<file path="flow/design.v">
`timescale 1ns / 1ps
module rotr
    #(parameter BW = 64)
    (
        input [BW - 1:0] val,     
        input [5:0] n_1,          
        input [5:0] n_2,          
        output [BW - 1:0] out
    );
    assign out = ((val >> n_1) | (val << (BW - n_1))) ^ ((val >> n_2) | (val << (BW - n_2)));
endmodule
`timescale 1ns / 1ps
module round_counter (
    input clk,               
    input load,              
    input inc,               
    output reg [3:0] dout,   
    output reg done          
);
    always @(posedge clk) begin
        if (load) begin
            dout <= 0;        
            done <= 0;
        end
        else if (inc && !done) begin
            dout <= dout + 1;        
            if (dout == 4'd11)       
                done <= 1;
        end
    end
endmodule
`timescale 1ns / 1ps
module ascon_p_serial_multiround     
     #(parameter BW = 64) (
         input clk,
         input rstn,
         input en,                        
         input en_inc,                    
         input [2:0] slice_idx,           
         input [BW-1:0] slice_in,         
         output reg [BW-1:0] slice_out,   
         output done                      
     );
    reg [BW-1:0] state [0:4];
    wire [3:0] round;
    wire [BW*5 - 1:0] next_state_w;
    always @(posedge clk or negedge rstn) begin
        if (!rstn) begin
            state[0] <= 0; state[1] <= 0; state[2] <= 0;
            state[3] <= 0; state[4] <= 0;
        end else if (en) begin
            state[slice_idx] <= slice_in;
        end 
        else if (en_inc && !done) begin
            {state[0], state[1], state[2], state[3], state[4]} <= next_state_w;
        end
    end
    wire [BW-1:0] s_rc0, s_rc1, s_rc2, s_rc3, s_rc4;
    wire [BW-1:0] s_p1_0, s_p1_1, s_p1_2, s_p1_3, s_p1_4;
    wire [BW-1:0] t0, t1, t2, t3, t4;
    wire [BW-1:0] s_p2_0, s_p2_1, s_p2_2, s_p2_3, s_p2_4;
    wire [BW-1:0] s_sub_0, s_sub_1, s_sub_2, s_sub_3, s_sub_4;
    wire [BW-1:0] s_q0, s_q1, s_q2, s_q3, s_q4;
    wire [BW-1:0] s_ld_0, s_ld_1, s_ld_2, s_ld_3, s_ld_4;
    assign s_rc0 = state[0];
    assign s_rc1 = state[1];
    assign s_rc2 = state[2] ^ {{56'd0}, (8'd240 - 8'd15 * round)};  
    assign s_rc3 = state[3];
    assign s_rc4 = state[4];
    assign s_p1_0 = s_rc0 ^ s_rc4;
    assign s_p1_4 = s_rc4 ^ s_rc3;
    assign s_p1_2 = s_rc2 ^ s_rc1;
    assign s_p1_1 = s_rc1;
    assign s_p1_3 = s_rc3;
    assign t0 = (~s_p1_0) & s_p1_1;
    assign t1 = (~s_p1_1) & s_p1_2;
    assign t2 = (~s_p1_2) & s_p1_3;
    assign t3 = (~s_p1_3) & s_p1_4;
    assign t4 = (~s_p1_4) & s_p1_0;
    assign s_p2_0 = s_p1_0 ^ t1;
    assign s_p2_1 = s_p1_1 ^ t2;
    assign s_p2_2 = s_p1_2 ^ t3;
    assign s_p2_3 = s_p1_3 ^ t4;
    assign s_p2_4 = s_p1_4 ^ t0;
    assign s_sub_1 = s_p2_1 ^ s_p2_0;
    assign s_sub_0 = s_p2_0 ^ s_p2_4;
    assign s_sub_3 = s_p2_3 ^ s_p2_2;
    assign s_sub_2 = s_p2_2 ^ {BW{1'b1}};
    assign s_sub_4 = s_p2_4;
    assign s_ld_0 = s_sub_0 ^ s_q0;
    assign s_ld_1 = s_sub_1 ^ s_q1;
    assign s_ld_2 = s_sub_2 ^ s_q2;
    assign s_ld_3 = s_sub_3 ^ s_q3;
    assign s_ld_4 = s_sub_4 ^ s_q4;
    assign next_state_w = {s_ld_0, s_ld_1, s_ld_2, s_ld_3, s_ld_4};
    reg [BW-1:0] tmp_out;
    always @(*) begin
        case (slice_idx)
            3'd0: tmp_out = state[0];
            3'd1: tmp_out = state[1];
            3'd2: tmp_out = state[2];
            3'd3: tmp_out = state[3];
            3'd4: tmp_out = state[4];
            default: tmp_out = 0;
        endcase
    end
    always @(posedge clk or negedge rstn) begin
        if (!rstn)
            slice_out <= 'd0;
        else 
            slice_out <= tmp_out;
    end
    round_counter round_ctr (
        .clk(clk),
        .load(!rstn || en),    
        .inc(en_inc),
        .dout(round),
        .done(done)
    );
    rotr ROT0(.val(s_sub_0), .n_1(19), .n_2(28), .out(s_q0));
    rotr ROT1(.val(s_sub_1), .n_1(61), .n_2(39), .out(s_q1));
    rotr ROT2(.val(s_sub_2), .n_1(1),  .n_2(6),  .out(s_q2));
    rotr ROT3(.val(s_sub_3), .n_1(10), .n_2(17), .out(s_q3));
    rotr ROT4(.val(s_sub_4), .n_1(7),  .n_2(41), .out(s_q4));
endmodule
</file>
<file path="flow/run.sh">
#!/bin/bash
# the make line also repeats each setting of config.mk as NAME=value (left out here)
make -C /OpenROAD-flow-scripts/flow DESIGN_CONFIG=/design/flow/config.mk WORK_HOME=/design/flow/orfs CLKGATE_MAP_FILE= finish
</file>
<file path="flow/config.mk">
export PLATFORM = sky130hd
export DESIGN_NAME = ascon_p_serial_multiround
export DESIGN_NICKNAME = ascon_p_serial_multiround
export VERILOG_FILES = /design/flow/design.v
export SDC_FILE = /design/flow/constraint.sdc
export NUM_CORES = 4
export LEC_CHECK = 0
export ABC_AREA = 1
export CAP_MARGIN = 20
export CORE_MARGIN = 2
export CORE_UTILIZATION = 72
export SETUP_SLACK_MARGIN = -0.28
export SLEW_MARGIN = 20
export TNS_END_PERCENT = 5
</file>
<file path="flow/constraint.sdc">
create_clock -name core_clock -period 2.84 [get_ports {clk}]
set_input_delay 0.5680 -clock core_clock [delete_from_list [all_inputs] [get_ports {clk}]]
set_output_delay 0.5680 -clock core_clock [all_outputs]
set_load 0.01 [all_outputs]
</file>
==> results.py, run 1 <==
# Auto-generated metrics
metrics = {
    "clocking": {
        "htree_levels": 2,
        "clock_path_buffers": 3,
        "cts_root_buffer": "clkbuf_16",
        "cts-buffers-inserted": 46,
        "cts_sinks": 389,
    },
    "logic_synthesis": {
        "ys_types": 47,
        "synthDominantCellAreaShare_pct": 26.69,
        "synth_cells": 5414,
        "synthMuxAreaShare_pct": 0,
        "largest_area_cell": "dfrtp_1",
        "synth-xor-area-share_pct": 14.89,
        "common_cells": "nand2_1, inv_1, nand3_1",
        "enable_flop_cells": 0,
        "async_flop_share_pct": 98.71,
        "top_logic_kind": "simple AND/OR/NAND/NOR gates",
        "ys_warn_count": 13,
        "syn_avg_cell_area_um2": 6.650,
        "fp_nets": 5634,
        "synth_stat.cells": 5414,
        "ys_area_um2": 36010,
        "synth.most_common_cell": "nand2_1",
        "ys_ff": 389,
        "area_leaders": "dfrtp_1, nand2_1, nand3_1, xor2_1, inv_1",
        "fa_ha_area_share_pct": 5.282,
        "ff_type": "dfrtp_1",
        "synthesis.area_um2": 36010,
        "ys_sh_aoi_pct": 11.36,
        "ys_seq_share_pct": 26.97,
        "ys_sh_simple_pct": 33.47,
    },
    "run_status": {
        "outcome": "stopped before the end",
        "lastStage": "global routing",
        "tool.error": "[ERROR GRT-0116] Global routing finished with congestion. Check the congestion regions in the DRC Viewer.",
    },
    "floorplanning": {
        "die_area_um2": 51810,
        "ioPinCount": 136,
        "die_w_um": 227.6,
        "die_h_um": 227.6,
        "core-area_um2": 49150,
        "rows": 81,
        "fp-utilization_pct": 73.25,
    },
    "grt": {
        "grt_usage_pct": 73.83,
        "grt-ovfl-total": 34,
    },
    "place": {
        "dp_hpwl_um": 134600,
        "gp_congestion": 1.546,
        "place_ws_ns": -1.004,
        "io_buffers": 135,
    },
}
-- through the flow --
step                      area (µm²)  cells
after floorplan                36150   5414
after global placement         40450   6372
after detailed placement       40450   6372
after CTS                      42330   6466
-- per-layer routing --
| layer | global-route usage (%) | GRT overflow |
|---|---|---|
| met5 | 32.64 | 0 |
| met4 | 66.88 | 15 |
| met3 | 60.28 | 0 |
| met2 | 88.08 | 18 |
| met1 | 76.93 | 1 |
-- repair_timing --
| action | CTS |
|---|---|
| hold buffers | 1 |
| endpoints found under the setup margin | 63 |
| resized | 62 |
| pin swaps | 20 |
| buffers inserted | 8 |
| hold endpoints to repair | 17 |
==> inputs of run 2 (changes only) <==
Settings changed: ABC_AREA 1 to unset, CORE_UTILIZATION 72 to 68, CTS_CLUSTER_DIAMETER set to 362, HOLD_SLACK_MARGIN set to -0.1, SETUP_SLACK_MARGIN -0.28 to 1.0, TNS_END_PERCENT 5 to unset.
Clock period 2.84 ns to 3.43 ns, I/O delays scaled along.
==> run 2 against run 1 <==
  * Now fails the layout checks on setup timing
  * Area after synthesis shrank 9.4%
  * Synthesized cell count fell by 32%
  * Die area fell by 4.0%
==> results.py, run 2 <==
# Synthesis and PnR figures
metrics = {
    "run_status": {
        "outcome": "failed layout checks",
        "so.violations": "setup timing",
    },
    "logic_synthesis": {
        "common_cells": "xnor2_1, dfrtp_1, nand2_1",
        "ys_types": 45,
        "synth-xor-area-share_pct": 31.58,
        "ys_sh_aoi_pct": 17.03,
        "area_leaders": "dfrtp_1, xnor2_1, xor2_1, ha_1, o21ai_0",
        "synth_stat.cells": 3699,
        "ys_seq_share_pct": 29.76,
        "ys_warn_count": 13,
        "async_flop_share_pct": 98.71,
        "ys_ff": 389,
        "ys_area_um2": 32630,
        "fp_nets": 3919,
        "top_logic_kind": "XOR/XNOR gates",
        "syn_avg_cell_area_um2": 8.821,
        "synth_cells": 3699,
        "fa_ha_area_share_pct": 6.197,
        "enable_flop_cells": 0,
        "ff_type": "dfrtp_1",
        "synthesis.area_um2": 32630,
        "synthDominantCellAreaShare_pct": 29.45,
        "largest_area_cell": "dfrtp_1",
        "synthMuxAreaShare_pct": 3.229,
        "synth.most_common_cell": "xnor2_1",
        "ys_sh_simple_pct": 8.314,
    },
    "critical_path": {
        "cp-start-kind": "flop",
        "crit_arrival_ns": 4.42,
        "critical_path.top_delay_family": "adder cells",
        "end_kind": "flop",
        "cp_num_buf_inv": 3,
        "slowest_stage": "fa_1",
        "crit_fanout": 3,
        "slowest_delay_ns": 0.51,
        "critical_path_depth": 17,
        "rrSetupSlack_ns": -0.49,
        "worstSetupPathType": "flop to flop",
        "cp-startpoint": "round_ctr.dout[1]",
        "r2r-start": "round_ctr.dout[1]",
        "cp.required_ns": 3.93,
        "reg2reg_to": "state[3][7]",
        "worstPathCellList": "inv_4 > fa_2 > fa_1 > inv_2 > ha_4 > inv_2 > ha_4 > a21oi_4 > o21ai_2 > xnor2_1 > ha_2 > xnor2_4 > xnor2_4 > xor2_2 > xnor2_1 > o21ai_1 > o21ai_1",
        "reg2reg_depth": 17,
        "crit_end": "state[3][7]",
    },
    "sta": {
        "finalSetupTns_ns": -12.11,
        "worst_slack_ns": -0.4852,
        "rsz0062_at_grt": "true",
        "setup_viol": 54,
        "fin_crit_ns": 3.915,
        "clock.fmax_mhz": 255.4,
        "worst_pin_slew_ns": 1.069,
        "finalClockPeriodUsage_pct": 114.1,
        "hold_viol": 0,
        "skew_ns": 0.04632,
        "slew_viol_final": 0,
        "max_slew_margin_pct": 28.47,
    },
    "routing": {
        "routed_via_density": 7.089,
        "vias": 33048,
        "drt_iter0_drc": 6335,
        "route.detailed.drc": 0,
        "wl_um": 151800,
        "dr.pass1.iters": 12,
        "wire_per_inst_um": 32.57,
        "drtAntennaViolNets": 0,
    },
    "place": {
        "place_ws_ns": -0.3909,
        "dp_hpwl_um": 104300,
        "gp_congestion": 1.177,
        "placed_area_um2": 36650,
        "io_buffers": 135,
    },
    "clocking": {
        "clock_path_buffers": 3,
        "clock_latency_ns": 0.63,
        "htree_levels": 2,
        "clk_pin_slew_ns": 0.06,
        "cts_root_buffer": "clkbuf_16",
        "cts-buffers-inserted": 45,
        "cts_tree": "yes",
        "cts_sinks": 389,
    },
    "floorplanning": {
        "ioPinCount": 136,
        "die_w_um": 223.0,
        "fp-utilization_pct": 68.62,
        "rows": 80,
        "die_area_um2": 49750,
        "core-area_um2": 47550,
        "die_h_um": 223.0,
    },
    "layout": {
        "nNetsFinal": 4230,
        "syn2layout_area_growth_pct": 26.83,
        "fin_area_um2": 41380,
    },
    "grt": {
        "grt-ovfl-total": 0,
        "grt_max_degree": 150,
        "antenna_found_initial": 9,
        "grt_usage_pct": 58.88,
        "grt_pass1_vias": 31264,
        "grt_pass1_wl_um": 211200,
    },
    "run": {
        "maxCapViolations": 0,
        "warnings": 45,
    },
    "hold_path": {
        "min_path_type": "input pin to asynchronous set/reset pin",
    },
}
## run 2: cell type report
cell class                 instances  area (µm²)
clock buffer                      68        1355
clock inverter                    11       83.83
tap                              615       769.5
multi-input combinational       2980       24670
fill                            2440        6163
timing repair buffer             437        4160
antenna                            5       12.51
sequential                       389        9729
inverter                         157       596.8
## run 2: through the flow
step | util, % | std cells | hold slack (ns)
after floorplan | - | 3699 | 0.3904
after global placement | 77.06 | 4511 | 0.5212
after detailed placement | 77.08 | 4511 | 0.5342
after CTS | 82.96 | 4608 | 0.1126
after global routing | 87.01 | 4657 | 0.1307
final | 87.04 | 4662 | 0.08828
## run 2: what timing repair did
item,4_1_cts,5_1_grt
setup buffers,18,49
resized,164,201
endpoints found under the setup margin,145,215
pin swaps,78,113
hold buffers,0,0
## run 2: routing by layer
layer | vias to the layer above | part of all wire [%] | GRT usage [%]
li1 | 12993 | - | -
met2 | 3341 | 39 | 80.05
met4 | 18 | 12 | 50.31
met5 | - | 0.24 | 1.564
met1 | 15551 | 31 | 68.75
met3 | 1145 | 18 | 29.04
==> inputs of run 3 (changes only) <==
Settings changed: CORE_UTILIZATION 68 to 72, CTS_CLUSTER_DIAMETER 362 to unset, HOLD_SLACK_MARGIN -0.1 to unset, PLACE_DENSITY_LB_ADDON set to 0.21.
==> run 3 against run 2 <==
  * The run now fails in global routing
  * Synthesized cell count stayed put
  * Die area is 5.5% lower
  * Area after synthesis stayed put
==> results.py, run 3 <==
# Auto-generated metrics
metrics = {
    "run_status": {
        "outcome": "stopped before the end",
        "lastStage": "global routing",
        "tool.error": "[ERROR GRT-0232] Routing congestion too high. Check the congestion heatmap in the GUI.",
    },
    "floorplanning": {
        "core-area_um2": 44510,
        "die_area_um2": 47030,
        "fp-utilization_pct": 73.30,
        "die_w_um": 216.9,
        "rows": 77,
        "die_h_um": 216.9,
        "ioPinCount": 136,
    },
    "clocking": {
        "cts_root_buffer": "clkbuf_16",
        "cts-buffers-inserted": 45,
        "htree_levels": 2,
        "clock_path_buffers": 3,
        "cts_hold_buffers": 0,
        "cts_sinks": 389,
    },
    "logic_synthesis": {
        "synth-xor-area-share_pct": 31.58,
        "ys_seq_share_pct": 29.76,
        "enable_flop_cells": 0,
        "ys_warn_count": 13,
        "fa_ha_area_share_pct": 6.197,
        "synth_stat.cells": 3699,
        "synthMuxAreaShare_pct": 3.229,
        "synth_cells": 3699,
        "ys_types": 45,
        "ys_ff": 389,
        "async_flop_share_pct": 98.71,
        "largest_area_cell": "dfrtp_1",
        "syn_avg_cell_area_um2": 8.821,
        "common_cells": "xnor2_1, dfrtp_1, nand2_1",
        "area_leaders": "dfrtp_1, xnor2_1, xor2_1, ha_1, o21ai_0",
        "ff_type": "dfrtp_1",
        "top_logic_kind": "XOR/XNOR gates",
        "synth.most_common_cell": "xnor2_1",
        "synthDominantCellAreaShare_pct": 29.45,
        "synthesis.area_um2": 32630,
        "ys_area_um2": 32630,
        "ys_sh_aoi_pct": 17.03,
        "fp_nets": 3919,
        "ys_sh_simple_pct": 8.314,
    },
    "place": {
        "dp_cells": 4482,
        "gp_congestion": 1.283,
        "dp_hpwl_um": 102200,
        "io_buffers": 135,
    },
    "grt": {
        "grt-ovfl-total": 923,
        "grt_usage_pct": 91.83,
    },
}
-- run 3: what timing repair did --
item / CTS
pin swaps: 72
setup buffers: 25
endpoints found under the setup margin: 133
gates resized: 184
-- run 3: per-stage QoR --
step / util, % / instance area [µm²] / setup WS, ns / hold slack (ns) / TNS (ns)
after CTS: 89.24 / 39720 / -0.3924 / 0.1120 / -11.87
after detailed placement: 82.10 / 36540 / -0.4407 / 0.5309 / -12.58
after global placement: 82.10 / 36540 / -0.3843 / 0.4989 / -8.924
after floorplan: - / 33040 / -0.2048 / 0.3904 / -1.692
-- run 3: routing by layer --
| layer | track usage [%] | GRT overflow |
|---|---|---|
| met1 | 90.26 | 62 |
| met2 | 101.8 | 475 |
| met3 | 82.52 | 49 |
| met4 | 95.94 | 333 |
| met5 | 63.44 | 4 |
==> inputs of run 4 (changes only) <==
Settings changed: CORE_UTILIZATION 72 to 69, CTS_CLUSTER_DIAMETER set to 372, CTS_CLUSTER_SIZE set to 96, PLACE_DENSITY_LB_ADDON 0.21 to unset, SETUP_SLACK_MARGIN 1.0 to unset, TNS_END_PERCENT set to 5.
Clock period 3.43 ns to 1.97 ns, I/O delays scaled along.
==> run 4 against run 3 <==
  * The flow stops in clock tree synthesis
  * Die area increased by 4.3%
  * Area after synthesis did not move
  * Synthesized cell count did not move
==> results.py, run 4 <==
# Auto-generated metrics
metrics = {
    "logic_synthesis": {
        "ys_area_um2": 32630,
        "async_flop_share_pct": 98.71,
        "ys_sh_simple_pct": 8.314,
        "synthesis.area_um2": 32630,
        "fa_ha_area_share_pct": 6.197,
        "ys_ff": 389,
        "largest_area_cell": "dfrtp_1",
        "ys_types": 45,
        "syn_avg_cell_area_um2": 8.821,
        "common_cells": "xnor2_1, dfrtp_1, nand2_1",
        "synthDominantCellAreaShare_pct": 29.45,
        "enable_flop_cells": 0,
        "ys_seq_share_pct": 29.76,
        "ys_warn_count": 13,
        "fp_nets": 3919,
        "synth_stat.cells": 3699,
        "ys_sh_aoi_pct": 17.03,
        "top_logic_kind": "XOR/XNOR gates",
        "synth.most_common_cell": "xnor2_1",
        "synth-xor-area-share_pct": 31.58,
        "synth_cells": 3699,
        "synthMuxAreaShare_pct": 3.229,
        "area_leaders": "dfrtp_1, xnor2_1, xor2_1, ha_1, o21ai_0",
        "ff_type": "dfrtp_1",
    },
    "place": {
        "io_buffers": 135,
        "gp_congestion": 1.303,
        "placed_area_um2": 43700,
        "dp_hpwl_um": 128100,
    },
    "floorplanning": {
        "ioPinCount": 136,
        "die_area_um2": 49040,
        "core-area_um2": 46650,
        "rows": 79,
        "fp-utilization_pct": 69.93,
        "die_h_um": 221.5,
        "die_w_um": 221.5,
    },
    "run_status": {
        "lastStage": "clock tree synthesis",
        "outcome": "stopped before the end",
        "tool.error": "[ERROR DPL-0038] Utilization greater than 100%, impossible to legalize",
    },
}
==> run 4: metrics by stage <==
step                worst slack (ns)  std cells
floorplan                     -1.665       3699
global placement              -1.866       5386
detailed placement            -2.121       5386
==> inputs of run 5 (changes only) <==
Settings changed: ABC_AREA set to 1, CAP_MARGIN 20 to 10, CELL_PAD_IN_SITES_DETAIL_PLACEMENT set to 0, CORE_MARGIN 2 to 8, CORE_UTILIZATION 69 to 68, CTS_CLUSTER_DIAMETER 372 to unset, CTS_CLUSTER_SIZE 96 to 22, GPL_TIMING_DRIVEN set to 0, MAX_ROUTING_LAYER set to met4, PLACE_DENSITY set to 0.62, SETUP_SLACK_MARGIN set to -0.18, TNS_END_PERCENT 5 to unset.
Clock period 1.97 ns to 2.55 ns, I/O delays scaled along.
==> run 5 against run 4 <==
  * The flow stops in global routing
  * Die area rose by 24%
  * Synthesized cell count rose by 46%
  * Area after synthesis rose by 10%
==> results.py, run 5 <==
# Auto-generated metrics
metrics = {
    "logic_synthesis": {
        "ys_warn_count": 13,
        "synthMuxAreaShare_pct": 0,
        "ys_sh_simple_pct": 33.47,
        "synth_cells": 5414,
        "synth-xor-area-share_pct": 14.89,
        "top_logic_kind": "simple AND/OR/NAND/NOR gates",
        "ff_type": "dfrtp_1",
        "largest_area_cell": "dfrtp_1",
        "ys_types": 47,
        "ys_seq_share_pct": 26.97,
        "enable_flop_cells": 0,
        "ys_area_um2": 36010,
        "synth_stat.cells": 5414,
        "syn_avg_cell_area_um2": 6.650,
        "fa_ha_area_share_pct": 5.282,
        "fp_nets": 5634,
        "async_flop_share_pct": 98.71,
        "ys_ff": 389,
        "area_leaders": "dfrtp_1, nand2_1, nand3_1, xor2_1, inv_1",
        "ys_sh_aoi_pct": 11.36,
        "common_cells": "nand2_1, inv_1, nand3_1",
        "synthDominantCellAreaShare_pct": 26.69,
        "synthesis.area_um2": 36010,
        "synth.most_common_cell": "nand2_1",
    },
    "clocking": {
        "htree_levels": 2,
        "cts-buffers-inserted": 46,
        "cts_sinks": 389,
        "cts_root_buffer": "clkbuf_16",
        "clock_path_buffers": 3,
    },
    "place": {
        "dp_hpwl_um": 140900,
        "io_buffers": 135,
        "gp_congestion": 1.493,
    },
    "floorplanning": {
        "die_w_um": 246.1,
        "die_area_um2": 60570,
        "die_h_um": 246.1,
        "fp-utilization_pct": 68.65,
        "ioPinCount": 136,
        "rows": 84,
        "core-area_um2": 52450,
    },
    "grt": {
        "grt_usage_pct": 83.47,
        "grt-ovfl-total": 761,
    },
    "run_status": {
        "lastStage": "global routing",
        "tool.error": "[ERROR GRT-0232] Routing congestion too high. Check the congestion heatmap in the GUI.",
        "outcome": "stopped before the end",
    },
}
[run 5: per-stage QoR]
step | utilization [%] | hold slack (ns) | cells | setup WS (ns) | area (µm²)
2_1_floorplan | - | 0.2144 | 5414 | -0.9808 | 36310
3_3_place_gp | 73.46 | 0.5119 | 6237 | -16.49 | 38530
3_5_place_dp | 73.68 | 0.3944 | 6241 | -1.931 | 38640
4_1_cts | 80.55 | 0.3551 | 6372 | -1.381 | 42240
[run 5: repair_timing]
action	in CTS
buffers inserted	47
pin swaps	107
gates resized	321
endpoints found under the hold margin	29
hold buffers	1
setup endpoints to repair	152
[run 5: layer usage]
| metal | track usage (%) | overflow |
|---|---|---|
| met1 | 83.35 | 69 |
| met2 | 92.93 | 389 |
| met3 | 74.15 | 79 |
| met4 | 78.47 | 224 |
| met5 | - | - |
==> inputs of run 6 (changes only) <==
Settings changed: CELL_PAD_IN_SITES_DETAIL_PLACEMENT 0 to 1, CORE_UTILIZATION 68 to 29, PLACE_DENSITY 0.62 to 0.55, SETUP_SLACK_MARGIN -0.18 to 0.9.
Clock period 2.55 ns to 4.49 ns, I/O delays scaled along.
==> run 6 against run 5 <==
  * The run now finishes clean
  * Die area grew 120%
  * Synthesized cell count is the same
  * Area after synthesis is the same
==> results.py, run 6 <==
# Synthesis and PnR figures
metrics = {
    "run_status": {
        "outcome": "finished clean",
    },
    "critical_path": {
        "cp_num_buf_inv": 4,
        "cp-startpoint": "round_ctr.dout[3]",
        "crit_end": "state[3][53]",
        "worstSetupPathType": "flop to flop",
        "crit_arrival_ns": 4.76,
        "cp.required_ns": 5.06,
        "cp-start-kind": "flop",
        "rrSetupSlack_ns": 0.30,
        "crit_fanout": 3,
        "slowest_delay_ns": 0.49,
        "slowest_stage": "fa_1",
        "end_kind": "flop",
        "reg2reg_to": "state[3][53]",
        "critical_path_depth": 19,
        "reg2reg_depth": 19,
        "r2r-start": "round_ctr.dout[3]",
        "critical_path.top_delay_family": "adder cells",
        "worstPathCellList": "buf_6 > fa_1 > inv_2 > ha_4 > inv_2 > ha_4 > fa_2 > a21oi_4 > o21bai_4 > nand2_2 > nand2_4 > ha_4 > xor2_4 > buf_12 > xor2_4 > xor2_4 > nand2_1 > nand3_2 > a21oi_2",
    },
    "routing": {
        "routed_via_density": 5.721,
        "drtAntennaViolNets": 0,
        "route.detailed.drc": 0,
        "dr.pass1.iters": 6,
        "vias": 42394,
        "wire_per_inst_um": 36.87,
        "drt_iter0_drc": 4783,
        "wl_um": 273200,
    },
    "sta": {
        "clock.fmax_mhz": 238.7,
        "worst_slack_ns": 0.3013,
        "hold_viol": 0,
        "finalClockPeriodUsage_pct": 93.29,
        "slew_viol_final": 0,
        "fin_crit_ns": 4.189,
        "hold-worst-slack_ns": 0.2251,
        "setup_viol": 0,
        "rsz0062_at_grt": "true",
        "worst_pin_slew_ns": 1.360,
        "max_slew_margin_pct": 8.659,
        "skew_ns": 0.03895,
    },
    "layout": {
        "nNetsFinal": 5923,
        "stdcell_count": 7410,
        "fin_area_um2": 45110,
        "regArea_um2": 9724,
        "syn2layout_area_growth_pct": 25.28,
        "fillCellCount": 15410,
        "final_core_util_pct": 36.53,
        "final-comb-area_um2": 25900,
    },
    "clocking": {
        "cts_hold_buffers": 0,
        "cts_tree": "yes",
        "cts_root_buffer": "clkbuf_16",
        "htree_levels": 2,
        "clock_latency_ns": 0.69,
        "clk_pin_slew_ns": 0.06,
        "clock_path_buffers": 3,
        "cts_sinks": 389,
        "cts-buffers-inserted": 54,
    },
    "floorplanning": {
        "die_w_um": 368.4,
        "die_area_um2": 135700,
        "die_h_um": 368.4,
        "fp-utilization_pct": 29.16,
        "core-area_um2": 123500,
        "ioPinCount": 136,
        "rows": 129,
    },
    "place": {
        "dp_hpwl_um": 221100,
        "dp_cells": 7198,
        "io_buffers": 135,
        "gp_congestion": 1.118,
        "place_ws_ns": -0.4614,
        "placed_area_um2": 40070,
    },
    "run": {
        "maxCapViolations": 0,
        "warnings": 36,
    },
    "logic_synthesis": {
        "top_logic_kind": "simple AND/OR/NAND/NOR gates",
        "enable_flop_cells": 0,
        "area_leaders": "dfrtp_1, nand2_1, nand3_1, xor2_1, inv_1",
        "common_cells": "nand2_1, inv_1, nand3_1",
        "ys_sh_aoi_pct": 11.36,
        "syn_avg_cell_area_um2": 6.650,
        "ff_type": "dfrtp_1",
        "ys_ff": 389,
        "ys_types": 47,
        "async_flop_share_pct": 98.71,
        "ys_area_um2": 36010,
        "ys_seq_share_pct": 26.97,
        "synthDominantCellAreaShare_pct": 26.69,
        "fa_ha_area_share_pct": 5.282,
        "ys_sh_simple_pct": 33.47,
        "ys_warn_count": 13,
        "synthesis.area_um2": 36010,
        "synth_cells": 5414,
        "synth_stat.cells": 5414,
        "largest_area_cell": "dfrtp_1",
        "synth.most_common_cell": "nand2_1",
        "synthMuxAreaShare_pct": 0,
        "fp_nets": 5634,
        "synth-xor-area-share_pct": 14.89,
    },
    "hold_path": {
        "min_path_type": "input pin to asynchronous set/reset pin",
    },
    "grt": {
        "grt_max_degree": 87,
        "grt_usage_pct": 39.51,
        "grt_pass1_vias": 41568,
        "grt_pass1_wl_um": 358000,
        "grt-ovfl-total": 0,
        "antenna_found_initial": 31,
    },
}
[run 6: cell type report]
cell class / count / area share, %
diodes: 27 / 0.1498
plain buffers: 140 / 1.379
clock buffers: 80 / 3.592
clock inverters: 19 / 0.5298
inverters: 617 / 5.251
multi-input cells: 4268 / 57.41
flip-flops and latches: 389 / 21.56
well taps: 1637 / 4.541
repair buffers: 233 / 5.589
[run 6: timing repair]
action                     in CTS  in global routing
setup buffers                  63                 21
hold endpoints to repair        0                  0
gates resized                 345                160
setup endpoints to repair     129                 68
pin swaps                     113                109
[run 6: per-stage QoR]
stage | setup TNS (ns)
finish | 0
global route | 0
CTS | 0
detailed placement | -4.821
global placement | -6580.32
floorplan | 0
[run 6: layer usage]
| layer | wire (µm) | global-route usage (%) | share of wire, % | vias to the layer above |
|---|---|---|---|---|
| met3 | 25400 | 10.33 | 9.3 | 675 |
| met4 | 22540 | 24.56 | 8.2 | 0 |
| met1 | 109800 | 48.40 | 40 | 21575 |
| met2 | 115500 | 57.78 | 42 | 2173 |
| met5 | 0 | - | 0 | - |
| li1 | - | - | - | 17971 |
==> inputs of run 7 (changes only) <==
Settings changed: ABC_AREA 1 to unset, CAP_MARGIN 10 to 25, CELL_PAD_IN_SITES_DETAIL_PLACEMENT 1 to 2, CELL_PAD_IN_SITES_GLOBAL_PLACEMENT set to 3, CORE_ASPECT_RATIO set to 1.33, CORE_MARGIN 8 to 6, CORE_UTILIZATION 29 to 37, CTS_CLUSTER_DIAMETER set to 126, CTS_CLUSTER_SIZE 22 to unset, GPL_ROUTABILITY_DRIVEN set to 0, GPL_TIMING_DRIVEN 0 to 1, HOLD_SLACK_MARGIN set to -0.03, MAX_ROUTING_LAYER met4 to met5, PLACE_DENSITY 0.55 to unset, SETUP_SLACK_MARGIN 0.9 to unset.
Clock period 4.49 ns to 6.37 ns, I/O delays scaled along.
==> run 7 against run 6 <==
  * Clock skew is 0.017 ns lower
  * Synthesized cell count shrank 32%
  * Routed wire length is 36% lower
  * Critical path depth fell by 2
  * First-iteration DRC count down 56%
  * Die area is 30% lower
  * Critical path type unchanged
==> results.py, run 7 <==
# Synthesis and PnR figures
metrics = {
    "logic_synthesis": {
        "top_logic_kind": "XOR/XNOR gates",
        "synthMuxAreaShare_pct": 3.229,
        "largest_area_cell": "dfrtp_1",
        "ys_seq_share_pct": 29.76,
        "synth_stat.cells": 3699,
        "fp_nets": 3919,
        "async_flop_share_pct": 98.71,
        "synthesis.area_um2": 32630,
        "synth.most_common_cell": "xnor2_1",
        "ys_types": 45,
        "ys_sh_simple_pct": 8.314,
        "ys_sh_aoi_pct": 17.03,
        "common_cells": "xnor2_1, dfrtp_1, nand2_1",
        "synthDominantCellAreaShare_pct": 29.45,
        "ys_area_um2": 32630,
        "ff_type": "dfrtp_1",
        "fa_ha_area_share_pct": 6.197,
        "enable_flop_cells": 0,
        "syn_avg_cell_area_um2": 8.821,
        "ys_ff": 389,
        "synth_cells": 3699,
        "synth-xor-area-share_pct": 31.58,
        "ys_warn_count": 13,
        "area_leaders": "dfrtp_1, xnor2_1, xor2_1, ha_1, o21ai_0",
    },
    "hold_path": {
        "worstHoldStart": "state[2][33]",
        "holdPathEnd": "state[2][33]",
        "min_path_type": "flop to flop",
        "min_path_cells": 2,
    },
    "routing": {
        "vias": 29510,
        "drtAntennaViolNets": 0,
        "drt_iter0_drc": 2119,
        "wl_um": 176200,
        "route.detailed.drc": 0,
        "wire_per_inst_um": 35.20,
        "dr.pass1.iters": 5,
        "routed_via_density": 5.894,
    },
    "sta": {
        "skew_ns": 0.02231,
        "worst_pin_slew_ns": 1.268,
        "hold_viol": 0,
        "slew_viol_final": 0,
        "rsz0062_at_grt": "false",
        "setup_viol": 0,
        "finalClockPeriodUsage_pct": 78.87,
        "worst_slack_ns": 1.346,
        "max_slew_margin_pct": 14.88,
        "clock.fmax_mhz": 199.0,
        "finalSetupTns_ns": 0,
        "fin_crit_ns": 5.024,
    },
    "layout": {
        "fillCellCount": 9634,
        "syn2layout_area_growth_pct": 15.21,
        "nNetsFinal": 4043,
    },
    "run": {
        "warnings": 45,
        "maxCapViolations": 0,
    },
    "clocking": {
        "clk_pin_slew_ns": 0.07,
        "clock_latency_ns": 0.64,
        "cts_tree": "yes",
        "cts_sinks": 389,
        "ctsResizeCount": 0,
        "cts_setup_buffers": 0,
        "cts-buffers-inserted": 50,
        "cts_root_buffer": "clkbuf_16",
        "htree_levels": 2,
        "cts_hold_buffers": 0,
        "clock_path_buffers": 3,
    },
    "critical_path": {
        "worstPathCellList": "inv_1 > fa_1 > fa_1 > inv_1 > ha_1 > inv_1 > ha_1 > a21o_1 > a21oi_1 > xnor2_1 > ha_1 > xnor2_1 > xnor2_1 > xor2_1 > xnor2_1 > o21ai_0 > o21ai_0",
        "cp-startpoint": "round_ctr.dout[2]",
        "crit_end": "state[3][53]",
        "worst_path_most_repeated_cell": "xnor2_1",
        "crit_fanout": 6,
        "crit_arrival_ns": 5.50,
        "reg2reg_to": "state[3][53]",
        "rrSetupSlack_ns": 1.35,
        "end_kind": "flop",
        "critical_path_depth": 17,
        "worstSetupPathType": "flop to flop",
        "slowest_delay_ns": 0.53,
        "slowest_stage": "xnor2_1",
        "r2r-start": "round_ctr.dout[2]",
        "cp.required_ns": 6.85,
        "critical_path.top_delay_family": "adder cells",
        "reg2reg_depth": 17,
        "cp-start-kind": "flop",
        "cp_num_buf_inv": 3,
    },
    "floorplanning": {
        "core-area_um2": 87270,
        "fp-utilization_pct": 37.39,
        "rows": 125,
        "die_h_um": 354.5,
        "ioPinCount": 136,
        "die_area_um2": 95530,
        "die_w_um": 269.5,
    },
    "place": {
        "place_ws_ns": 1.330,
        "dp_hpwl_um": 135100,
        "io_buffers": 135,
    },
    "grt": {
        "grt_pass1_vias": 32374,
        "grt_usage_pct": 35.61,
        "antenna_found_initial": 4,
        "grt_max_degree": 184,
        "grt_pass1_wl_um": 248000,
        "grt-ovfl-total": 0,
    },
    "run_status": {
        "outcome": "finished clean",
    },
}
-- run 7: final cells by class --
cell class | count | area [µm²] | share of cell area (%)
clock buffer | 78 | 1538 | 4.091
multi-input combinational | 2980 | 21840 | 58.10
clock inverter | 14 | 148.9 | 0.3961
inverter | 157 | 589.3 | 1.568
antenna | 1 | 2.502 | 0.006657
timing repair buffer | 245 | 2331 | 6.201
sequential | 389 | 9709 | 25.83
tap | 1143 | 1430 | 3.805
-- run 7: stage by stage --
step                hold slack [ns]  instance area, µm²  utilization (%)  cells
finish                       0.5489               37590            43.07   5007
global route                 0.5849               37590            43.07   5006
CTS                          0.5565               37560            43.04   5004
detailed placement           0.5415               35880            41.11   4912
global placement             0.5127               35710            40.91   4896
floorplan                    0.4897               32630                -   3699
-- run 7: layer usage --
metal / GRT usage, % / vias to the layer above / wire length, µm
met4: 23.63 / 4 / 15340
met2: 59.72 / 976 / 82970
li1: - / 12641 / -
met3: 5.794 / 439 / 9645
met1: 41.98 / 15450 / 68240
met5: 0 / - / 27
==> inputs of run 8 (changes only) <==
Settings changed: ABC_AREA set to 0, CAP_MARGIN 25 to 20, CELL_PAD_IN_SITES_GLOBAL_PLACEMENT 3 to unset, CORE_ASPECT_RATIO 1.33 to unset, CORE_MARGIN 6 to 7, CORE_UTILIZATION 37 to 68, CTS_CLUSTER_DIAMETER 126 to unset, CTS_CLUSTER_SIZE set to 61, GPL_TIMING_DRIVEN 1 to unset, HOLD_SLACK_MARGIN -0.03 to unset, MAX_ROUTING_LAYER met5 to met4, PLACE_DENSITY_LB_ADDON set to 0.23, SLEW_MARGIN 20 to 15.
Clock period 6.37 ns to 4.2 ns, I/O delays scaled along.
==> run 8 against run 7 <==
  * The flow now stops in detailed placement
  * Area after synthesis did not move
  * Die area fell by 43%
  * Synthesized cell count unchanged
==> results.py, run 8 <==
# Auto-generated metrics
metrics = {
    "floorplanning": {
        "core-area_um2": 47550,
        "rows": 80,
        "fp-utilization_pct": 68.62,
        "die_w_um": 233.0,
        "die_area_um2": 54310,
        "ioPinCount": 136,
        "die_h_um": 233.0,
    },
    "logic_synthesis": {
        "fp_nets": 3919,
        "ys_types": 45,
        "top_logic_kind": "XOR/XNOR gates",
        "enable_flop_cells": 0,
        "ys_ff": 389,
        "ys_sh_aoi_pct": 17.03,
        "fa_ha_area_share_pct": 6.197,
        "synthDominantCellAreaShare_pct": 29.45,
        "ys_seq_share_pct": 29.76,
        "ys_area_um2": 32630,
        "ys_sh_simple_pct": 8.314,
        "area_leaders": "dfrtp_1, xnor2_1, xor2_1, ha_1, o21ai_0",
        "synth.most_common_cell": "xnor2_1",
        "synthesis.area_um2": 32630,
        "synth_cells": 3699,
        "async_flop_share_pct": 98.71,
        "ff_type": "dfrtp_1",
        "ys_warn_count": 13,
        "synth_stat.cells": 3699,
        "syn_avg_cell_area_um2": 8.821,
        "synthMuxAreaShare_pct": 3.229,
        "common_cells": "xnor2_1, dfrtp_1, nand2_1",
        "synth-xor-area-share_pct": 31.58,
        "largest_area_cell": "dfrtp_1",
    },
    "run_status": {
        "outcome": "stopped before the end",
        "tool.error": "[ERROR DPL-0033] detailed placement checks failed during check placement.",
        "lastStage": "detailed placement",
    },
    "place": {
        "io_buffers": 135,
    },
}
[run 8: through the flow]
stage | setup slack [ns] | std cells | area, µm² | hold slack (ns)
after floorplan | 0.03275 | 3699 | 32630 | 0.4897
after global placement | 0.01928 | 4359 | 34940 | 0.5099
==> inputs of run 9 (changes only) <==
Settings changed: ABC_AREA 0 to 1, CELL_PAD_IN_SITES_DETAIL_PLACEMENT 2 to unset, CORE_MARGIN 7 to 2, CORE_UTILIZATION 68 to 72, CTS_CLUSTER_DIAMETER set to 143, CTS_CLUSTER_SIZE 61 to 98, GPL_ROUTABILITY_DRIVEN 0 to unset, MAX_ROUTING_LAYER met4 to unset, PLACE_DENSITY_LB_ADDON 0.23 to unset, SLEW_MARGIN 15 to 20, TNS_END_PERCENT set to 5.
Clock period 4.2 ns to 3.49 ns, I/O delays scaled along.
==> run 9 against run 8 <==
  * Synthesized cell count grew 46%
  * Die area fell by 4.6%
  * The flow stops in global routing
  * Area after synthesis is 10% higher
==> results.py, run 9 <==
# Auto-generated metrics
metrics = {
    "run_status": {
        "outcome": "stopped before the end",
        "lastStage": "global routing",
        "tool.error": "[ERROR GRT-0116] Global routing finished with congestion. Check the congestion regions in the DRC Viewer.",
    },
    "floorplanning": {
        "ioPinCount": 136,
        "die_h_um": 227.6,
        "fp-utilization_pct": 73.25,
        "die_w_um": 227.6,
        "rows": 81,
        "core-area_um2": 49150,
        "die_area_um2": 51810,
    },
    "logic_synthesis": {
        "synth-xor-area-share_pct": 14.89,
        "area_leaders": "dfrtp_1, nand2_1, nand3_1, xor2_1, inv_1",
        "syn_avg_cell_area_um2": 6.650,
        "fp_nets": 5634,
        "ys_sh_simple_pct": 33.47,
        "ys_seq_share_pct": 26.97,
        "synthesis.area_um2": 36010,
        "ys_types": 47,
        "top_logic_kind": "simple AND/OR/NAND/NOR gates",
        "synth.most_common_cell": "nand2_1",
        "largest_area_cell": "dfrtp_1",
        "ys_ff": 389,
        "synthDominantCellAreaShare_pct": 26.69,
        "synth_cells": 5414,
        "enable_flop_cells": 0,
        "async_flop_share_pct": 98.71,
        "ys_sh_aoi_pct": 11.36,
        "ys_area_um2": 36010,
        "ys_warn_count": 13,
        "synth_stat.cells": 5414,
        "common_cells": "nand2_1, inv_1, nand3_1",
        "synthMuxAreaShare_pct": 0,
        "ff_type": "dfrtp_1",
        "fa_ha_area_share_pct": 5.282,
    },
    "clocking": {
        "clock_path_buffers": 3,
        "htree_levels": 1,
        "cts_root_buffer": "clkbuf_16",
        "cts_sinks": 389,
        "cts-buffers-inserted": 11,
    },
    "place": {
        "placed_area_um2": 39340,
        "dp_hpwl_um": 131100,
        "dp_cells": 6232,
        "gp_congestion": 1.524,
        "io_buffers": 135,
    },
    "grt": {
        "grt-ovfl-total": 5,
        "grt_usage_pct": 67.70,
    },
}
-- run 9: metrics by stage --
stage | setup WS [ns]
floorplan | -0.05134
global placement | -0.2607
detailed placement | -0.3708
CTS | -0.3120
-- run 9: what timing repair did --
item | 4_1_cts
pin swaps | 12
setup buffers | 11
endpoints found under the setup margin | 54
hold buffers | 0
resized | 38
endpoints found under the hold margin | 0
-- run 9: metal layers --
layer	global-route usage, %	overflow
met1	72.02	0
met5	22.77	0
met2	83.50	0
met4	60.74	4
met3	50.74	1
==> inputs of run 10 (changes only) <==
Settings changed: CORE_ASPECT_RATIO set to 0.5, CTS_CLUSTER_DIAMETER 143 to 351, CTS_CLUSTER_SIZE 98 to 96, PLACE_DENSITY set to 0.4, SETUP_SLACK_MARGIN set to 0.42, TNS_END_PERCENT 5 to 10.
Clock period 3.49 ns to 1.6 ns, I/O delays scaled along.
==> run 10 against run 9 <==
  * The flow stops in detailed placement
  * Synthesized cell count is the same
  * Die area grew 0.21%
  * Area after synthesis is the same
==> results.py, run 10 <==
# Auto-generated metrics
metrics = {
    "logic_synthesis": {
        "ys_warn_count": 13,
        "ys_ff": 389,
        "async_flop_share_pct": 98.71,
        "ys_area_um2": 36010,
        "ys_seq_share_pct": 26.97,
        "top_logic_kind": "simple AND/OR/NAND/NOR gates",
        "ys_sh_simple_pct": 33.47,
        "synthMuxAreaShare_pct": 0,
        "synth-xor-area-share_pct": 14.89,
        "enable_flop_cells": 0,
        "synthesis.area_um2": 36010,
        "largest_area_cell": "dfrtp_1",
        "ys_types": 47,
        "area_leaders": "dfrtp_1, nand2_1, nand3_1, xor2_1, inv_1",
        "ff_type": "dfrtp_1",
        "ys_sh_aoi_pct": 11.36,
        "synth_cells": 5414,
        "syn_avg_cell_area_um2": 6.650,
        "fa_ha_area_share_pct": 5.282,
        "synthDominantCellAreaShare_pct": 26.69,
        "synth_stat.cells": 5414,
        "common_cells": "nand2_1, inv_1, nand3_1",
        "fp_nets": 5634,
        "synth.most_common_cell": "nand2_1",
    },
    "run_status": {
        "outcome": "stopped before the end",
        "lastStage": "detailed placement",
        "tool.error": "[ERROR DPL-0038] Utilization greater than 100%, impossible to legalize",
    },
    "place": {
        "gp_congestion": 1.657,
        "io_buffers": 135,
    },
    "floorplanning": {
        "die_area_um2": 51920,
        "die_w_um": 320.3,
        "ioPinCount": 136,
        "core-area_um2": 48920,
        "fp-utilization_pct": 73.59,
        "rows": 57,
        "die_h_um": 162.1,
    },
}
## run 10: per-stage QoR
step	instance area [µm²]
floorplan	36250
global placement	50050
==> inputs of run 11 (changes only) <==
Settings changed: ABC_AREA 1 to 0, CAP_MARGIN 20 to 10, CELL_PAD_IN_SITES_DETAIL_PLACEMENT set to 2, CELL_PAD_IN_SITES_GLOBAL_PLACEMENT set to 1, CORE_ASPECT_RATIO 0.5 to unset, CORE_MARGIN 2 to 10, CORE_UTILIZATION 72 to 29, CTS_CLUSTER_DIAMETER 351 to unset, CTS_CLUSTER_SIZE 96 to 22, GPL_TIMING_DRIVEN set to 0, MAX_ROUTING_LAYER set to met4, PLACE_DENSITY 0.4 to 0.74, SETUP_SLACK_MARGIN 0.42 to 0.9, TNS_END_PERCENT 10 to unset.
Clock period 1.6 ns to 4.49 ns, I/O delays scaled along.
==> run 11 against run 10 <==
  * The run now finishes clean
  * Die area grew 140%
  * Synthesized cell count down 32%
  * Area after synthesis decreased by 9.4%
==> results.py, run 11 <==
# Synthesis and PnR figures
metrics = {
    "routing": {
        "dr.pass1.iters": 5,
        "wl_um": 212100,
        "vias": 32992,
        "drtAntennaViolNets": 0,
        "route.detailed.drc": 0,
        "drt_iter0_drc": 4115,
        "routed_via_density": 5.991,
        "wire_per_inst_um": 38.51,
    },
    "place": {
        "dp_cells": 5326,
        "dp_hpwl_um": 157400,
        "gp_congestion": 1.070,
        "io_buffers": 132,
        "placed_area_um2": 36430,
    },
    "floorplanning": {
        "die_area_um2": 126300,
        "rows": 122,
        "die_w_um": 355.4,
        "die_h_um": 355.4,
        "core-area_um2": 111100,
        "ioPinCount": 136,
        "fp-utilization_pct": 29.36,
    },
    "critical_path": {
        "critical_path.top_delay_family": "adder cells",
        "crit_fanout": 5,
        "reg2reg_depth": 18,
        "critical_path_depth": 18,
        "rrSetupSlack_ns": 0.21,
        "cp_num_buf_inv": 4,
        "slowest_stage": "fa_1",
        "worstPathCellList": "fa_1 > inv_2 > ha_4 > inv_4 > ha_4 > fa_2 > a21o_1 > a21oi_2 > xnor2_2 > buf_6 > ha_4 > xnor2_4 > xnor2_4 > buf_12 > xor2_2 > xnor2_2 > o21ai_1 > o21ai_1",
        "cp-start-kind": "flop",
        "worstSetupPathType": "flop to flop",
        "cp-startpoint": "round_ctr.dout[2]",
        "end_kind": "flop",
        "cp.required_ns": 5.02,
        "crit_end": "state[3][60]",
        "worst_path_most_repeated_cell": "ha_4",
        "reg2reg_to": "state[3][60]",
        "r2r-start": "round_ctr.dout[2]",
        "slowest_delay_ns": 0.56,
        "crit_arrival_ns": 4.81,
    },
    "logic_synthesis": {
        "top_logic_kind": "XOR/XNOR gates",
        "enable_flop_cells": 0,
        "synth.most_common_cell": "xnor2_1",
        "ys_seq_share_pct": 29.76,
        "async_flop_share_pct": 98.71,
        "ys_sh_simple_pct": 8.314,
        "ys_types": 45,
        "fp_nets": 3919,
        "ys_area_um2": 32630,
        "synth_stat.cells": 3699,
        "ff_type": "dfrtp_1",
        "synthDominantCellAreaShare_pct": 29.45,
        "area_leaders": "dfrtp_1, xnor2_1, xor2_1, ha_1, o21ai_0",
        "ys_warn_count": 13,
        "synthMuxAreaShare_pct": 3.229,
        "fa_ha_area_share_pct": 6.197,
        "synth_cells": 3699,
        "synth-xor-area-share_pct": 31.58,
        "largest_area_cell": "dfrtp_1",
        "common_cells": "xnor2_1, dfrtp_1, nand2_1",
        "ys_sh_aoi_pct": 17.03,
        "synthesis.area_um2": 32630,
        "syn_avg_cell_area_um2": 8.821,
        "ys_ff": 389,
    },
    "grt": {
        "antenna_found_initial": 14,
        "grt_pass1_wl_um": 284900,
        "grt_max_degree": 82,
        "met3_usage_pct": 8.105,
        "grt-ovfl-total": 0,
        "met2_usage_pct": 48.32,
        "grt_usage_pct": 32.65,
        "grt.busiest_layer": "met2",
        "grt_pass1_vias": 34321,
        "met1_usage_pct": 38.79,
    },
    "layout": {
        "fin_area_um2": 40860,
        "fillCellCount": 12208,
        "nNetsFinal": 4187,
        "syn2layout_area_growth_pct": 25.23,
        "stdcell_count": 5507,
        "final_core_util_pct": 36.77,
    },
    "sta": {
        "worst_pin_slew_ns": 1.385,
        "setup_viol": 0,
        "hold_viol": 0,
        "clock.fmax_mhz": 233.7,
        "rsz0062_at_grt": "true",
        "fin_crit_ns": 4.278,
        "finalClockPeriodUsage_pct": 95.28,
        "max_slew_margin_pct": 7.022,
        "slew_viol_final": 0,
        "finalSetupTns_ns": 0,
        "hold-worst-slack_ns": 0.1831,
        "skew_ns": 0.02628,
    },
    "clocking": {
        "cts_hold_buffers": 0,
        "clock_latency_ns": 0.69,
        "clk_pin_slew_ns": 0.06,
        "clock_path_buffers": 3,
        "cts_tree": "yes",
        "cts_sinks": 389,
        "cts-buffers-inserted": 54,
        "htree_levels": 2,
        "cts_root_buffer": "clkbuf_16",
    },
    "hold_path": {
        "min_path_type": "input pin to asynchronous set/reset pin",
    },
    "run": {
        "maxCapViolations": 0,
        "warnings": 37,
    },
    "run_status": {
        "outcome": "finished clean",
    },
}
run 11: final cells by class:
type                            count  area (µm²)  share of cell area [%]
Buffer                            173       784.5                   1.920
Clock buffer                       84        1668                   4.082
Antenna cell                       13       32.53                 0.07962
Sequential cell                   389        9722                   23.79
Inverter                          157       604.3                   1.479
Timing Repair Buffer              212        2327                   5.696
Multi-Input combinational cell   2980       23710                   58.04
Clock inverter                     11       145.1                  0.3552
Tap cell                         1488        1862                   4.557
run 11: metal layers:
layer,routed length (µm),part of all wire (%)
met5,0,0
met4,19000,9.0
met3,20970,9.9
met2,91180,43
met1,80930,38
run 11: per-stage QoR:
stage | setup WS [ns]
after floorplan | 0.8552
after global placement | -16.86
after detailed placement | -0.6487
after CTS | 0.4479
after global routing | 0.1803
final | 0.2117
run 11: repair_timing:
action	4_1_cts	5_1_grt
setup buffers	52	20
setup endpoints to repair	307	210
resized	205	139
pin swaps	80	87
==> inputs of run 12 (changes only) <==
Settings changed: CELL_PAD_IN_SITES_DETAIL_PLACEMENT 2 to 0, CORE_ASPECT_RATIO set to 1.46, CTS_CLUSTER_DIAMETER set to 226, GPL_ROUTABILITY_DRIVEN set to 0, HOLD_SLACK_MARGIN set to -0.04, SLEW_MARGIN 20 to 30, TNS_END_PERCENT set to 5.
==> run 12 against run 11 <==
  * Still clean
  * Clock skew up 0.031 ns
  * Via count down 6.4%
  * Hold slack worse by 0.016 ns
  * Register-to-register slack better by 0.21 ns
  * Worst setup slack better by 0.21 ns
  * Count of clock-buffer cells in the layout down 62
  * Routed wire length down 14%
  * First-iteration DRC count down 8.9%
  * Fmax up 5.1%
  * Final area down 5.0%
==> results.py, run 12 <==
# Synthesis and PnR figures
metrics = {
    "logic_synthesis": {
        "ys_sh_aoi_pct": 17.03,
        "fp_nets": 3919,
        "ys_area_um2": 32630,
        "enable_flop_cells": 0,
        "largest_area_cell": "dfrtp_1",
        "synth_cells": 3699,
        "ys_warn_count": 13,
        "ys_types": 45,
        "common_cells": "xnor2_1, dfrtp_1, nand2_1",
        "ys_sh_simple_pct": 8.314,
        "synth-xor-area-share_pct": 31.58,
        "synthDominantCellAreaShare_pct": 29.45,
        "ys_seq_share_pct": 29.76,
        "syn_avg_cell_area_um2": 8.821,
        "synth_stat.cells": 3699,
        "synth.most_common_cell": "xnor2_1",
        "area_leaders": "dfrtp_1, xnor2_1, xor2_1, ha_1, o21ai_0",
        "async_flop_share_pct": 98.71,
        "synthesis.area_um2": 32630,
        "ys_ff": 389,
        "ff_type": "dfrtp_1",
        "synthMuxAreaShare_pct": 3.229,
        "fa_ha_area_share_pct": 6.197,
        "top_logic_kind": "XOR/XNOR gates",
    },
    "routing": {
        "route.detailed.drc": 0,
        "drt_iter0_drc": 3749,
        "dr.pass1.iters": 8,
        "drtAntennaViolNets": 0,
        "routed_via_density": 5.707,
        "wl_um": 182100,
        "vias": 30894,
        "wire_per_inst_um": 33.63,
    },
    "critical_path": {
        "slowest_stage": "fa_1",
        "worstSetupPathType": "flop to flop",
        "end_kind": "flop",
        "cp_num_buf_inv": 4,
        "worst_path_most_repeated_cell": "xnor2_2",
        "cp.required_ns": 5.10,
        "critical_path.top_delay_family": "adder cells",
        "rrSetupSlack_ns": 0.42,
        "crit_arrival_ns": 4.68,
        "reg2reg_to": "state[0][49]",
        "crit_end": "state[0][49]",
        "r2r-start": "round_ctr.dout[3]",
        "crit_fanout": 3,
        "slowest_delay_ns": 0.50,
        "worstPathCellList": "inv_6 > fa_2 > fa_1 > inv_2 > ha_4 > inv_2 > ha_4 > xnor2_2 > xnor2_1 > ha_1 > xor2_1 > xnor2_2 > buf_4 > xnor2_2 > xnor2_1 > o211ai_1 > o21a_1",
        "reg2reg_depth": 17,
        "cp-startpoint": "round_ctr.dout[3]",
        "critical_path_depth": 17,
        "cp-start-kind": "flop",
    },
    "grt": {
        "grt_pass1_vias": 29551,
        "grt-ovfl-total": 0,
        "grt_max_degree": 81,
        "antenna_found_initial": 10,
        "grt_usage_pct": 29.13,
        "grt_pass1_wl_um": 248900,
    },
    "sta": {
        "slew_viol_final": 0,
        "max_slew_margin_pct": 21.06,
        "skew_ns": 0.05762,
        "worst_pin_slew_ns": 1.178,
        "hold-worst-slack_ns": 0.1671,
        "fin_crit_ns": 4.070,
        "clock.fmax_mhz": 245.7,
        "finalClockPeriodUsage_pct": 90.64,
        "worst_slack_ns": 0.4201,
        "hold_viol": 0,
        "rsz0062_at_grt": "true",
        "setup_viol": 0,
    },
    "layout": {
        "syn2layout_area_growth_pct": 18.94,
        "final-comb-area_um2": 23440,
        "fillCellCount": 11523,
        "regArea_um2": 9722,
        "nNetsFinal": 4120,
    },
    "clocking": {
        "cts_root_buffer": "clkbuf_16",
        "htree_levels": 1,
        "cts_tree": "yes",
        "clk_pin_slew_ns": 0.10,
        "clock_path_buffers": 3,
        "cts_sinks": 389,
        "clock_latency_ns": 0.68,
        "cts-buffers-inserted": 21,
    },
    "floorplanning": {
        "die_area_um2": 126600,
        "fp-utilization_pct": 29.22,
        "ioPinCount": 136,
        "die_w_um": 297.6,
        "die_h_um": 425.3,
        "rows": 148,
        "core-area_um2": 111700,
    },
    "place": {
        "io_buffers": 132,
        "place_ws_ns": -0.2611,
        "dp_hpwl_um": 133500,
    },
    "hold_path": {
        "min_path_type": "input pin to asynchronous set/reset pin",
    },
    "run": {
        "warnings": 37,
        "maxCapViolations": 0,
    },
    "run_status": {
        "outcome": "finished clean",
    },
}
## run 12: layer usage
metal | part of all wire, % | vias to the layer above | GRT usage (%)
met3 | 13 | 823 | 13.18
met1 | 33 | 15083 | 29.78
met4 | 12 | 0 | 25.72
met2 | 42 | 2268 | 41.90
li1 | - | 12720 | -
met5 | 0 | - | -
## run 12: timing repair
action,in CTS,in global routing
hold buffers,0,0
hold endpoints to repair,0,0
pin swaps,30,13
buffers inserted,25,7
gates resized,59,29
endpoints found under the setup margin,249,247
## run 12: area by class of cell
class	instances	share of cell area [%]
Inverter	157	1.551
Clock buffer	22	1.364
Clock inverter	2	0.04514
Tap cell	1500	4.836
Sequential cell	389	25.05
Buffer	173	1.851
Multi-Input combinational cell	2980	60.40
Antenna cell	12	0.07738
Timing Repair Buffer	178	4.820
## run 12: per-stage QoR
stage | instances | setup TNS (ns) | cell area, µm² | util [%]
CTS | 5386 | 0 | 37830 | 33.88
finish | 5413 | 0 | 38810 | 34.75
global placement | 5331 | -6283.86 | 35980 | 32.23
floorplan | 3699 | 0 | 32790 | -
global route | 5410 | 0 | 38800 | 34.75
detailed placement | 5337 | -10.70 | 36660 | 32.83
==> inputs of run 13 (changes only) <==
Settings changed: ABC_AREA 0 to unset, CAP_MARGIN 10 to 20, CELL_PAD_IN_SITES_DETAIL_PLACEMENT 0 to unset, CELL_PAD_IN_SITES_GLOBAL_PLACEMENT 1 to unset, CORE_ASPECT_RATIO 1.46 to unset, CORE_MARGIN 10 to 2, CORE_UTILIZATION 29 to 40, CTS_CLUSTER_DIAMETER 226 to unset, CTS_CLUSTER_SIZE 22 to unset, GPL_ROUTABILITY_DRIVEN 0 to unset, GPL_TIMING_DRIVEN 0 to unset, HOLD_SLACK_MARGIN -0.04 to unset, MAX_ROUTING_LAYER met4 to unset, PLACE_DENSITY 0.74 to unset, SETUP_SLACK_MARGIN 0.9 to 0.78, SLEW_MARGIN 30 to 20, TNS_END_PERCENT 5 to unset.
Clock period 4.49 ns to 4.09 ns, I/O delays scaled along.
==> run 13 against run 12 <==
  * Still clean
  * Via count down 6.5%
  * Sequential cell count stayed put
  * Synthesized cell count unchanged
  * Sequential share of layout area shrank 0.095 points
  * Critical path depth is 1 higher
  * Final cell count is 7.3% lower
  * Area after synthesis is the same
  * Routed wire length shrank 19%
  * Critical path type unchanged
  * Critical endpoint is now state[3][6]
  * Highest routed layer is now met5
==> results.py, run 13 <==
# Synthesis and PnR figures
metrics = {
    "critical_path": {
        "crit_end": "state[3][6]",
        "cp.required_ns": 4.63,
        "worst_path_most_repeated_cell": "ha_4",
        "rrSetupSlack_ns": 0.26,
        "crit_arrival_ns": 4.37,
        "critical_path_depth": 18,
        "reg2reg_depth": 18,
        "crit_fanout": 6,
        "end_kind": "flop",
        "r2r-start": "round_ctr.dout[2]",
        "cp-startpoint": "round_ctr.dout[2]",
        "cp_num_buf_inv": 4,
        "slowest_delay_ns": 0.51,
        "slowest_stage": "fa_1",
        "critical_path.top_delay_family": "adder cells",
        "worstPathCellList": "inv_4 > fa_2 > fa_1 > inv_2 > ha_4 > inv_2 > ha_4 > a21o_1 > a21oi_2 > xnor2_2 > buf_4 > ha_4 > xnor2_4 > xnor2_4 > xor2_1 > xnor2_1 > o21ai_1 > o21ai_1",
        "cp-start-kind": "flop",
        "reg2reg_to": "state[3][6]",
        "worstSetupPathType": "flop to flop",
    },
    "grt": {
        "grt_pass1_wl_um": 208000,
        "grt_pass1_vias": 27197,
        "grt-ovfl-total": 0,
        "grt_max_degree": 143,
        "grt_usage_pct": 35.01,
        "antenna_found_initial": 5,
    },
    "logic_synthesis": {
        "enable_flop_cells": 0,
        "ys_seq_share_pct": 29.76,
        "largest_area_cell": "dfrtp_1",
        "ys_sh_simple_pct": 8.314,
        "synth_stat.cells": 3699,
        "async_flop_share_pct": 98.71,
        "fa_ha_area_share_pct": 6.197,
        "common_cells": "xnor2_1, dfrtp_1, nand2_1",
        "synth_cells": 3699,
        "synth-xor-area-share_pct": 31.58,
        "area_leaders": "dfrtp_1, xnor2_1, xor2_1, ha_1, o21ai_0",
        "synthesis.area_um2": 32630,
        "synth.most_common_cell": "xnor2_1",
        "ys_sh_aoi_pct": 17.03,
        "ys_warn_count": 13,
        "top_logic_kind": "XOR/XNOR gates",
        "ff_type": "dfrtp_1",
        "synthMuxAreaShare_pct": 3.229,
        "ys_area_um2": 32630,
        "synthDominantCellAreaShare_pct": 29.45,
        "ys_ff": 389,
        "syn_avg_cell_area_um2": 8.821,
        "fp_nets": 3919,
        "ys_types": 45,
    },
    "routing": {
        "dr.pass1.iters": 6,
        "routed_via_density": 5.758,
        "vias": 28883,
        "diodes": 0,
        "wire_per_inst_um": 29.36,
        "route.detailed.drc": 0,
        "drtAntennaViolNets": 0,
        "drt_iter0_drc": 3444,
        "wl_um": 147300,
    },
    "floorplanning": {
        "fp-utilization_pct": 40.44,
        "core-area_um2": 80680,
        "rows": 104,
        "die_h_um": 289.6,
        "die_w_um": 289.6,
        "die_area_um2": 83870,
        "ioPinCount": 136,
    },
    "clocking": {
        "clock_path_buffers": 3,
        "cts-buffers-inserted": 51,
        "cts_sinks": 389,
        "clock_latency_ns": 0.62,
        "cts_hold_buffers": 0,
        "cts_tree": "yes",
        "clk_pin_slew_ns": 0.06,
        "htree_levels": 2,
        "cts_root_buffer": "clkbuf_16",
    },
    "hold_path": {
        "min_path_type": "input pin to asynchronous set/reset pin",
    },
    "sta": {
        "setup_viol": 0,
        "skew_ns": 0.01659,
        "slew_viol_final": 0,
        "finalClockPeriodUsage_pct": 93.66,
        "worst_slack_ns": 0.2594,
        "worst_pin_slew_ns": 1.238,
        "finalSetupTns_ns": 0,
        "max_slew_margin_pct": 16.90,
        "clock.fmax_mhz": 261.1,
        "rsz0062_at_grt": "true",
        "hold_viol": 0,
        "fin_crit_ns": 3.831,
        "hold-worst-slack_ns": 0.2462,
    },
    "run": {
        "warnings": 41,
        "maxCapViolations": 0,
    },
    "place": {
        "dp_hpwl_um": 113800,
        "gp_congestion": 1.105,
        "placed_area_um2": 36490,
        "place_ws_ns": 0.1640,
        "io_buffers": 135,
    },
    "layout": {
        "final-comb-area_um2": 22450,
        "nNetsFinal": 4136,
        "fillCellCount": 7788,
        "regArea_um2": 9721,
        "syn2layout_area_growth_pct": 19.37,
        "fin_area_um2": 38950,
    },
    "run_status": {
        "outcome": "finished clean",
    },
}
## run 13: cell type report
cell class                 instances  share of cell area (%)
clock buffer                      71                   3.810
clock inverter                    22                  0.6264
inverter                         157                   1.532
multi-input combinational       2980                   57.65
sequential                       389                   24.96
tap                             1060                   3.405
timing repair buffer             337                   8.021
## run 13: layer usage
metal | vias to the layer above | routed length, µm | global-route usage [%] | share of wire (%)
met4 | 10 | 10550 | 20.05 | 7.2
met3 | 412 | 13550 | 6.327 | 9.2
met5 | - | 62 | 0 | 0.042
met1 | 14117 | 60960 | 47.93 | 41
met2 | 1516 | 62130 | 51.83 | 42
li1 | 12828 | - | - | -
## run 13: per-stage QoR
step                utilization (%)  cells
floorplan                         -   3699
global placement              45.22   4889
detailed placement            45.23   4889
CTS                           47.96   5005
global route                  48.28   5016
finish                        48.28   5016
## run 13: what timing repair did
| action | CTS | global route |
|---|---|---|
| buffers inserted | 23 | 10 |
| setup endpoints to repair | 57 | 61 |
| pin swaps | 65 | 38 |
| resized | 47 | 33 |
| gates cloned | 0 | 0 |
